==> flow/design.v (excerpt) <==
module compl_mul(
   input logic clk_i, 
   input logic srst_i,
   input logic signed [17:0]data_a_i_i,   
   input logic signed [17:0]data_a_q_i,   
   input logic signed [17:0]data_b_i_i,   
   input logic signed [17:0]data_b_q_i,   
   output  logic signed  [36:0]data_i_o,    
   output  logic signed [36:0]data_q_o     
   );
Settings: LEC_CHECK=0, CAP_MARGIN=20, CELL_PAD_IN_SITES_DETAIL_PLACEMENT=0, CELL_PAD_IN_SITES_GLOBAL_PLACEMENT=0, CORE_MARGIN=2, CORE_UTILIZATION=70, CTS_CLUSTER_DIAMETER=194, GPL_TIMING_DRIVEN=1, SETUP_SLACK_MARGIN=0.58, SLEW_MARGIN=20; clock period 7.72 ns.
run.sh (not shown) runs the stock make flow with config.mk's settings and CLKGATE_MAP_FILE=.
The baseline reached the layout checks and failed them: setup timing.
Change:
Settings changed: CORE_UTILIZATION 70 to 72, CTS_CLUSTER_SIZE set to 35, MAX_ROUTING_LAYER set to met4.
The new run stopped in 5_1_grt. Area after synthesis stays the same. Die area drops by 2.7%. Synthesized cell count does not change.
Change:
Settings changed: CORE_UTILIZATION 72 to 65, CTS_CLUSTER_SIZE 35 to unset, GPL_TIMING_DRIVEN 1 to 0, MAX_ROUTING_LAYER met4 to unset.
Clock period 7.72 ns to 9.89 ns, I/O delays scaled along.
Now the flow completed without violations.
Die size came out higher by 11%.
Synthesized cell count stays the same.
Synthesized area is unchanged.
Change:
Settings changed: CTS_CLUSTER_SIZE set to 54, GPL_TIMING_DRIVEN 0 to 1.
Clock period 9.89 ns to 7.94 ns, I/O delays scaled along.
Now the flow completed, yet does not pass: setup timing.
Worst setup slack got worse by 1200 ps.
Die area does not change.
Core utilization rose by 13 points.
Non-clock buffer count rose by 696.
Design area went up by about 19%.
Hold slack got worse by 660 ps.
Final cell count is higher by 9.6%.
Change:
Settings changed: CORE_UTILIZATION 65 to 57, CTS_CLUSTER_SIZE 54 to unset, PLACE_DENSITY_LB_ADDON set to 0.29.
Clock period 7.94 ns to 8.79 ns, I/O delays scaled along.
=> This time the run ran to the end with no violations. Cell area drops by a few percent. Wire length went down by a little under a tenth. Non-clock buffer count drops by 184.

---

run 1:
compl_mul again, from the RTL that the note above started with.
clock: 9.57 ns
lec_check: 0
abc_area: 1
cap_margin: 20
core_margin: 2
core_utilization: 62
cts_cluster_diameter: 385
cts_cluster_size: 99
place_density: 0.36
setup_slack_margin: -0.57
slew_margin: 20
No stage failed in run 1, and the final checks on the layout all came back clean.
### run 1 -> run 2
Settings: CORE_UTILIZATION changed from 62 to 72; ABC_AREA removed (was 1); PLACE_DENSITY removed (was 0.36); MAX_ROUTING_LAYER newly set to met4; CAP_MARGIN changed from 20 to 0; CTS_CLUSTER_SIZE removed (was 99); CTS_CLUSTER_DIAMETER removed (was 385); SETUP_SLACK_MARGIN removed (was -0.57); the clock period (ns, I/O delays scaled along) changed from 9.57 to 7.97.
Findings:
- Run 1 completed every stage of the flow, and the final layout passed the timing, design-rule and antenna checks.
- Run 2: it failed during 5_1_grt, and the tool reported ODB-0269.
- In the metrics for run 1 and run 2, the one carrying the lower summed standard-cell area reported by yosys is run 2.
- Re total die size: run 1 and run 2 aren't equal, and the lower value belongs to run 2.
- Delta (run 2 minus run 1): synthesized-area fraction occupied by adder cells moved up, initial core utilization moved up, number of placement rows moved down.
- Fraction of the yosys area taken by sequential cells of run 2 is on par with run 1.
Edits applied to the flow inputs when going from run 2 to run 3:
Settings: CAP_MARGIN now 20, was 0; CORE_UTILIZATION now 66, was 72; MAX_ROUTING_LAYER no longer set, was met4; the clock period (ns, I/O delays scaled along) now 8.0, was 7.97.
Complete run, failing final checks: run 3, reason setup timing. Run 2 -> run 3: total cell area reported by yosys after synthesis delta 0, exact match. Comparing run 2 against run 3, there is no change at all in flip-flop and latch count after synthesis. Final weighted congestion of routability-driven global placement on run 3 is down relative to run 2.

--- another note on this design; it stands on its own ---

==> inputs of job 7155 <==
==> flow/design.v (excerpt) <==
module compl_mul(
   input logic clk_i, 
   input logic srst_i,
   input logic signed [17:0]data_a_i_i,   
   input logic signed [17:0]data_a_q_i,   
   input logic signed [17:0]data_b_i_i,   
   input logic signed [17:0]data_b_q_i,   
   output  logic signed  [36:0]data_i_o,    
   output  logic signed [36:0]data_q_o     
   );
clock: 9.57 ns
lec_check: 0
abc_area: 1
cap_margin: 20
core_margin: 2
core_utilization: 62
cts_cluster_diameter: 385
cts_cluster_size: 99
place_density: 0.38
setup_slack_margin: -0.83
slew_margin: 20
run.sh (not shown) runs the stock make flow with config.mk's settings and CLKGATE_MAP_FILE=.
==> inputs of job 5668, as changes to job 7155 <==
Settings changed: ABC_AREA 1 to unset, CORE_UTILIZATION 62 to 70, CTS_CLUSTER_DIAMETER 385 to 332, CTS_CLUSTER_SIZE 99 to 37, HOLD_SLACK_MARGIN set to 0.29, PLACE_DENSITY 0.38 to unset, SETUP_SLACK_MARGIN -0.83 to unset.
==> flow/constraint.sdc (replaced) <==
create_clock -name core_clock -period 7.28 [get_ports {clk_i}]
set_input_delay 1.4560 -clock core_clock [delete_from_list [all_inputs] [get_ports {clk_i}]]
set_output_delay 1.4560 -clock core_clock [all_outputs]
set_load 0.01 [all_outputs]
==> comparison table <==
                                                                                          job 7155         job 5668
Outcome                                                                    complete, no violations  failed layout checks
Layout check failures                                                                            -     setup timing
Final-report setup violation count                                                               0               48
Layout Cell Area excl Fill                                                              57140 um^2       65660 um^2
Post-synth design cell area                                                             53260 um^2       50930 um^2
# Post-CTS Setup Buffers                                                                         0              236
Estimated wirelength of the detail-placed design                                          134.5 mm         128.3 mm
Final instance count without filler cells                                                     7679             7217
Floorplan die area                                                                      88260 um^2       74940 um^2
Area of the core region                                                                 85150 um^2       71730 um^2
Portion of the clock cycle consumed by the worst path in the final layout                   95.57%           122.0%
Initial antenna violation count                                                                  9               36
Number of cells produced by synthesis                                                         6480             5407
Mux cell area share after synthesis                                                             0%         0.03930%
